Setup of try-nickel:
// div_avalon
module div_avalon
	#(
		parameter W     = 32,
				  CBIT  = 6		 
	 )
	(
		input wire clk, reset,
		input wire [2:0] div_address,
		input wire div_chipselect,
		input wire div_write,
		input wire [W-1:0] div_writedata,
		output wire [W-1:0] div_readdata,
		output wire div_irq,
		output wire div_rdy
	);
Settings: LEC_CHECK=0, ABC_AREA=1, CAP_MARGIN=20, CORE_MARGIN=2, CORE_UTILIZATION=72, CTS_CLUSTER_DIAMETER=225, CTS_CLUSTER_SIZE=100, HOLD_SLACK_MARGIN=0.28, SETUP_SLACK_MARGIN=0.45, SLEW_MARGIN=20; clock period 2.51 ns.
run.sh (not shown) runs the stock make flow with config.mk's settings and CLKGATE_MAP_FILE=.
try-nickel never completed, since it errored out during 5_1_grt.
Inputs modified between try-nickel and try-violet:
Settings: a deleted ABC_AREA that had been 1; a deleted SETUP_SLACK_MARGIN that had been 0.45; an added PLACE_DENSITY of 0.64; a change of CTS_CLUSTER_SIZE from 100 to 36; a deleted HOLD_SLACK_MARGIN that had been 0.28; a deleted CTS_CLUSTER_DIAMETER that had been 225; a change of the clock period (ns, I/O delays scaled along) from 2.51 to 3.12.
==> comparison <==
try-nickel did not make it past 5_1_grt, where a tool error ended it. What the final checks of try-violet revealed, after a flow that finished every stage, was a layout that fails on negative setup slack. When try-violet is set beside try-nickel, its number of gates given a new drive strength after cts turns out to be 217 smaller. In try-violet relative to try-nickel, horizontal die size had gone down by a few percent. Between try-nickel and try-violet, die area is higher for try-nickel, try-violet comes in under that. Compared with try-nickel, try-violet shows a site row count that is 2 lower. try-violet: instance area at placement 1200 um^2 below try-nickel. Note that the synthesized cell count recorded for try-violet amounts to 0.61 times the value seen in try-nickel.
### try-violet -> try-fjord
Settings: PLACE_DENSITY removed (was 0.64); CTS_CLUSTER_SIZE removed (was 36); ABC_AREA newly set to 1; CORE_UTILIZATION changed from 72 to 62; the clock period (ns, I/O delays scaled along) changed from 3.12 to 2.51.
--- outcome ---
try-fjord completed every stage of the flow, and the final layout passed the timing, DRC and antenna checks. Cmp try-violet and try-fjord / number of buffers and inverters on the critical path / higher: try-fjord. Count of vias placed by the detailed router for try-fjord: about 17% up relative to try-violet. try-fjord: utilization of the core after routing 15 points below try-violet.
For try-indigo, these inputs were changed with respect to try-fjord:
Settings: a change of CORE_UTILIZATION from 62 to 40; a deleted ABC_AREA that had been 1; a change of the clock period (ns, I/O delays scaled along) from 2.51 to 5.0.
==> results <==
- try-indigo ends up with a sum of internal, switching and leakage power that is about 60% lower than in try-fjord.
- What try-indigo reported for die size has to be multiplied by 0.72 to get the figure for try-fjord.
- The kind of critical path comes out input pin to output port in one run and register to register in the other, namely in try-indigo and try-fjord respectively.
- Compared with try-fjord, try-indigo ends up with less cell area.
- Filler-free cell count of the finished design (lower): try-indigo
- Number of vias after detailed routing | try-indigo below try-fjord
- In try-indigo the combinational logic power turned out about 70% lower than in try-fjord.
- [compare] base=try-fjord new=try-indigo: yosys stat chip area -about 9%, non-clock buffer area fraction after layout -3.9 points, area growth from synthesis to layout -4.4 points, number of instances on the worst hold path -1.
- On cell count after synthesis: between try-fjord and try-indigo, it ends up higher for try-fjord.

========
The RTL this note starts from:
==> flow/design.v <==
module div 
	#(
		parameter W=32,
					 CBIT=6		 
	 )
	(
		input wire clk, reset, str_trg,
		input wire [W-1:0] dvsr, dvnd,
		output reg ready, done_trg,
		output wire [W-1:0] quo,rmd
	);
	localparam [1:0]
		idle = 2'b00,
		op = 2'b01,
		last = 2'b10,
		done = 2'b11;
	reg [1:0] state_reg, state_next;
	reg [W-1:0] rh_reg, rh_next, rl_reg, rl_next, rh_tmp, d_reg, d_next;
	reg [CBIT-1:0] n_reg, n_next;
	reg q_bit, start;
	always @ (posedge clk, posedge reset)
		if (reset)
		begin
			state_reg<=idle;
			rh_reg<=0;
			rl_reg<=0;
			d_reg<=0;
			n_reg<=0;
		end
		else
		begin
			state_reg<=state_next;
			rh_reg<=rh_next;
			rl_reg<=rl_next;
			d_reg<=d_next;
			n_reg<=n_next;
		end
		always @*
		begin
			start = str_trg;
			state_next = state_reg;
			ready = 1'b0;
			done_trg = 1'b0;
			rh_next = rh_reg;
			rl_next = rl_reg;
			d_next = d_reg;
			n_next = n_reg;
			case (state_reg)
				idle:
				begin
					ready = 1'b1;
					if (start)
					begin
						rh_next = 0;
						rl_next = dvnd;   
						d_next = dvsr;    
						n_next = W+1;     
						state_next = op;
					end
				end
				op:
				begin
					rl_next  = {rl_reg[W-2:0], q_bit};
					rh_next = {rh_tmp[W-2:0], rl_reg[W-1]};
					n_next = n_reg-1;
					if (n_next==1)
						state_next = last;
				end
				last:  
				begin
					rl_next = {rl_reg[W-2:0], q_bit};
					rh_next = rh_tmp;
					state_next = done;
				end
				done:
				begin
					done_trg = 1'b1;
					state_next = idle;
				end
				default: state_next = idle;
			endcase
		end
		always @*
			if (rh_reg >= d_reg)
			begin
				rh_tmp = rh_reg - d_reg;
				q_bit=1'b1;
			end
			else
			begin
				rh_tmp = rh_reg;
				q_bit = 1'b0;
			end
		assign quo = rl_reg;
		assign rmd = rh_reg;
endmodule
module div_avalon
	#(
		parameter W     = 32,
				  CBIT  = 6		 
	 )
	(
		input wire clk, reset,
		input wire [2:0] div_address,
		input wire div_chipselect,
		input wire div_write,
		input wire [W-1:0] div_writedata,
		output wire [W-1:0] div_readdata,
		output wire div_irq,
		output wire div_rdy
	);
    localparam [2:0]
        SET_DIVIDEND  = 3'h0,
        SET_DIVISOR   = 3'h1,
        START         = 3'h2,
        GET_QUOTIENT  = 3'h3,
        GET_REMAINDER = 3'h4,
        GET_READY     = 3'h5,
        DONE_TRG      = 3'h6;
	wire div_start, div_ready, set_done_trg, clr_done_trg;
	reg [W-1:0] dvnd_reg, dvsr_reg;
	reg done_trg_reg;
	wire [W-1:0] quo, rmd;
	wire wr_en, wr_dvnd, wr_dvsr;
	div #(.W(32), .CBIT(6)) d1
		 ( .clk(clk), .reset(reset), .str_trg(div_start), .dvsr(dvsr_reg), .dvnd(dvnd_reg),   
		   .ready(div_ready), .done_trg(set_done_trg), .quo(quo), .rmd(rmd));         
	always @ (posedge clk, posedge reset)
	begin
		if (reset)
		begin
			dvnd_reg <= 0;
			dvsr_reg <= 0;
			done_trg_reg <= 0;
		end
		else
		begin
			if (wr_dvnd)
				dvnd_reg <= div_writedata;
			if (wr_dvsr)
				dvsr_reg <= div_writedata;
			if (set_done_trg)
				done_trg_reg <= 1'b1;
			else if (clr_done_trg)
				done_trg_reg <= 1'b0;
		end
	end
	assign wr_en = div_write & div_chipselect;
	assign wr_dvnd = (div_address == SET_DIVIDEND) & wr_en;
	assign wr_dvsr = (div_address == SET_DIVISOR) & wr_en;
	assign div_start = (div_address == START) & wr_en;
	assign clr_done_trg = (div_address == DONE_TRG) & wr_en;
	assign div_readdata = (div_address == GET_QUOTIENT) ? quo :
								 (div_address == GET_REMAINDER) ? rmd :
								 (div_address == GET_READY) ? {31'b0, div_ready} : {31'b0, done_trg_reg};
	assign div_rdy = div_ready;
	assign div_irq = done_trg_reg;
endmodule
clock: 3.06 ns
lec_check: 0
abc_area: 0
cap_margin: 20
cell_pad_in_sites_detail_placement: 1
core_aspect_ratio: 1.25
core_margin: 2
core_utilization: 29
gpl_routability_driven: 1
place_density_lb_addon: 0.09
setup_slack_margin: 0.83
slew_margin: 20
tns_end_percent: 50
Rerun with:
ABC_AREA = default   (was 0)
CELL_PAD_IN_SITES_DETAIL_PLACEMENT = default   (was 1)
CORE_ASPECT_RATIO = default   (was 1.25)
CORE_UTILIZATION = 40   (was 29)
GPL_ROUTABILITY_DRIVEN = default   (was 1)
PLACE_DENSITY_LB_ADDON = default   (was 0.09)
SETUP_SLACK_MARGIN = default   (was 0.83)
TNS_END_PERCENT = default   (was 50)
clock period = 4.13 ns   (was 3.06 ns; I/O delays follow)
After rerunning: Via count goes down by 8.0%; cell count shrinks by 14%; routed wire length is lower by 23%; worst setup slack is better by 0.40 ns; non-clock buffer count shrinks by 118; sequential share of layout area is higher by 5.3 points; area after synthesis stays the same; total power came out lower by 41%; synthesized cell count stays the same; sequential power went down by 24%; sequential cell count does not change.
Rerun with:
CTS_CLUSTER_DIAMETER = 388   (was default)
CTS_CLUSTER_SIZE = 100   (was default)
TNS_END_PERCENT = 15   (was default)
clock period = 5.0 ns   (was 4.13 ns; I/O delays follow)
- The new run completed without violations
- design area barely changes
- synthesized area stays the same
- non-clock buffer count falls by 6
- routed wire length increases by about 0.6%
- global-route usage stays flat
- total power went down by 16%

========
RTL: the design.v shown in full above, as it stands there.
Settings: LEC_CHECK=0, CAP_MARGIN=20, CORE_MARGIN=2, CORE_UTILIZATION=40, CTS_CLUSTER_DIAMETER=364, GPL_TIMING_DRIVEN=0, MAX_ROUTING_LAYER=met4, PLACE_DENSITY_LB_ADDON=0.09, SLEW_MARGIN=20; clock period 7.31 ns.
Then changed:
- CORE_UTILIZATION: 40 -> 20
- CTS_CLUSTER_DIAMETER: 364 -> not set
- GPL_TIMING_DRIVEN: 0 -> not set
- MAX_ROUTING_LAYER: met4 -> not set
- PLACE_DENSITY_LB_ADDON: 0.09 -> not set
- clock period: 7.31 -> 4.13 ns (I/O delays scaled with it)
Cell count grows by 20%.
Wire length climbs by 8.0%.
Synthesized cell count does not change.
Clock power went up by 84%.
Via count drops by 3.4%.
Total power went up by 78%.
Design area is higher by 3.7%.
Worst setup slack got worse by 1200 ps.
Utilization is lower by 23 points.
Critical path depth is unchanged.

========
RTL: the design.v shown in full above, as it stands there.
Settings: LEC_CHECK=0, CAP_MARGIN=25, CELL_PAD_IN_SITES_DETAIL_PLACEMENT=2, CELL_PAD_IN_SITES_GLOBAL_PLACEMENT=3, CORE_MARGIN=2, CORE_UTILIZATION=40, CTS_CLUSTER_DIAMETER=364, CTS_CLUSTER_SIZE=12, GPL_ROUTABILITY_DRIVEN=0, GPL_TIMING_DRIVEN=0, MAX_ROUTING_LAYER=met5, PLACE_DENSITY_LB_ADDON=0.1, SLEW_MARGIN=25, TNS_END_PERCENT=55; clock period 5.5 ns.
The baseline completed without violations.
Change:
==> flow/config.mk (replaced) <==
export PLATFORM = sky130hd
export DESIGN_NAME = div_avalon
export DESIGN_NICKNAME = div_avalon
export VERILOG_FILES = /design/flow/design.v
export SDC_FILE = /design/flow/constraint.sdc
export NUM_CORES = 4
export LEC_CHECK = 0
export CAP_MARGIN = 20
export CORE_MARGIN = 2
export CORE_UTILIZATION = 40
export CTS_CLUSTER_DIAMETER = 364
export PLACE_DENSITY_LB_ADDON = 0.09
export SLEW_MARGIN = 20
==> flow/constraint.sdc (replaced) <==
create_clock -name core_clock -period 5.0 [get_ports {clk}]
set_input_delay 1.0000 -clock core_clock [delete_from_list [all_inputs] [get_ports {clk}]]
set_output_delay 1.0000 -clock core_clock [all_outputs]
set_load 0.01 [all_outputs]
Critical path depth stays the same.
Count of clock-buffer cells in the layout goes down by 2.
Worst setup slack improved by 330 ps.
Design area goes down by 1.2%.
Via count goes down by 7.8%.
Utilization goes down by 0.56 points.
Synthesized area stays the same.
Change:
--- a/flow/config.mk
+++ b/flow/config.mk
@@ -8,0 +9 @@
+export CORE_ASPECT_RATIO = 1.75
@@ -10,3 +11,4 @@
-export CORE_UTILIZATION = 40
-export CTS_CLUSTER_DIAMETER = 364
-export PLACE_DENSITY_LB_ADDON = 0.09
+export CORE_UTILIZATION = 27
+export CTS_CLUSTER_DIAMETER = 333
+export CTS_CLUSTER_SIZE = 100
+export HOLD_SLACK_MARGIN = -0.05
@@ -13,0 +16 @@
+export TNS_END_PERCENT = 15
Outcome: Sequential share of layout area falls by 0.47 points; global-route usage falls by 5.4 points; first-iteration DRC count falls by 18%; utilization falls by 15 points; cell area rises by 1.2%; worst setup slack gets better by 82 ps.
Change:
--- a/flow/config.mk
+++ b/flow/config.mk
@@ -9 +8,0 @@
-export CORE_ASPECT_RATIO = 1.75
@@ -11,4 +10 @@
-export CORE_UTILIZATION = 27
-export CTS_CLUSTER_DIAMETER = 333
-export CTS_CLUSTER_SIZE = 100
-export HOLD_SLACK_MARGIN = -0.05
+export CORE_UTILIZATION = 65
@@ -16 +11,0 @@
-export TNS_END_PERCENT = 15
==> flow/constraint.sdc (replaced) <==
create_clock -name core_clock -period 3.35 [get_ports {clk}]
set_input_delay 0.6700 -clock core_clock [delete_from_list [all_inputs] [get_ports {clk}]]
set_output_delay 0.6700 -clock core_clock [all_outputs]
set_load 0.01 [all_outputs]
What happened: Hold slack gains 3.8 ps. Sequential share of layout area went down by 0.20 points. Via count is higher by about 9%. Count of clock-buffer cells in the layout falls by 2. Core utilization came out higher by 46 points. Sequential cell count stays the same. Global-route usage rose by 19 points.
Change:
--- a/flow/config.mk
+++ b/flow/config.mk
@@ -10 +10,3 @@
-export CORE_UTILIZATION = 65
+export CORE_UTILIZATION = 70
+export CTS_CLUSTER_SIZE = 25
+export SETUP_SLACK_MARGIN = 0.96
What happened: With this change the flow never finished: it broke off in global routing (5_1_grt). Die area goes down by 6.9%. Area after synthesis does not change. Synthesized cell count does not change.
Change:
--- a/flow/config.mk
+++ b/flow/config.mk
@@ -10,3 +10 @@
-export CORE_UTILIZATION = 70
-export CTS_CLUSTER_SIZE = 25
-export SETUP_SLACK_MARGIN = 0.96
+export CORE_UTILIZATION = 64
==> flow/constraint.sdc (replaced) <==
create_clock -name core_clock -period 3.37 [get_ports {clk}]
set_input_delay 0.6740 -clock core_clock [delete_from_list [all_inputs] [get_ports {clk}]]
set_output_delay 0.6740 -clock core_clock [all_outputs]
set_load 0.01 [all_outputs]
=> Now the flow produced a layout that fails on setup timing. Die area rose by 9.1%. Area after synthesis does not change. Synthesized cell count stays the same.

========
## job 2591
RTL: the design.v shown in full above, as it stands there.
export LEC_CHECK = 0
export CAP_MARGIN = 20
export CORE_MARGIN = 2
export CORE_UTILIZATION = 68
export CTS_CLUSTER_DIAMETER = 217
export CTS_CLUSTER_SIZE = 100
export SLEW_MARGIN = 20
create_clock -name core_clock -period 5.0 [get_ports {clk}]
### job 2591 -> job 5213
Settings: putting HOLD_SLACK_MARGIN at -0.05 where nothing was set; swapping 68 for 40 in CORE_UTILIZATION; putting TNS_END_PERCENT at 15 where nothing was set; putting SETUP_SLACK_MARGIN at 1.05 where nothing was set; swapping 217 for 333 in CTS_CLUSTER_DIAMETER.
## What came out
Highest attainable clock frequency in job 5213 is about 15% higher than in job 2591
For clock-pin slew of the registers on the worst-case setup and hold paths, job 5213 and job 2591 come out practically identical.
Delta (job 5213 minus job 2591): sequential power comparable; aggregate routed wire length now smaller; pin count of the biggest net entering global routing now smaller.
Job 5213 does worse than job 2591 on die footprint.
Measured against each other, job 2591 and job 5213 differ in area growth from synthesis to layout, the lower figure coming from job 2591.
For the worst path setup slack after routing, job 5213 came in 540 ps higher than job 2591 did.
In the reports for job 2591 and job 5213, the larger row count belongs to job 5213.
Re peak ir drop on the vdd network: job 2591 was higher than job 5213.
#### Input delta (job 2920 over job 5213)
Settings: removing HOLD_SLACK_MARGIN (formerly -0.05); removing CTS_CLUSTER_DIAMETER (formerly 333); removing TNS_END_PERCENT (formerly 15); removing CTS_CLUSTER_SIZE (formerly 100); changing SETUP_SLACK_MARGIN from 1.05 to 0.71; changing the clock period (ns, I/O delays scaled along) from 5.0 to 4.13.
==> comparison <==
A worst-path cell with the longest stage delay of sky130_fd_sc_hd__a311oi_2 is what job 5213 shows, while sky130_fd_sc_hd__clkdlybuf4s50_1 belongs to job 2920.
For clock insertion delay at the later pin of the skew report, job 5213 and job 2920 come out practically identical.
Looking at count of buffers added by post-CTS timing repair for setup, job 2920 sits 1 higher than job 5213 does.
NOTE: worst slew margin relative to its limit in job 2920 exceeds that of job 5213
Compared with job 5213, job 2920 instantiates a larger number of standard cells.
Power figures rest on the tool's default switching activity, not on a simulated workload.
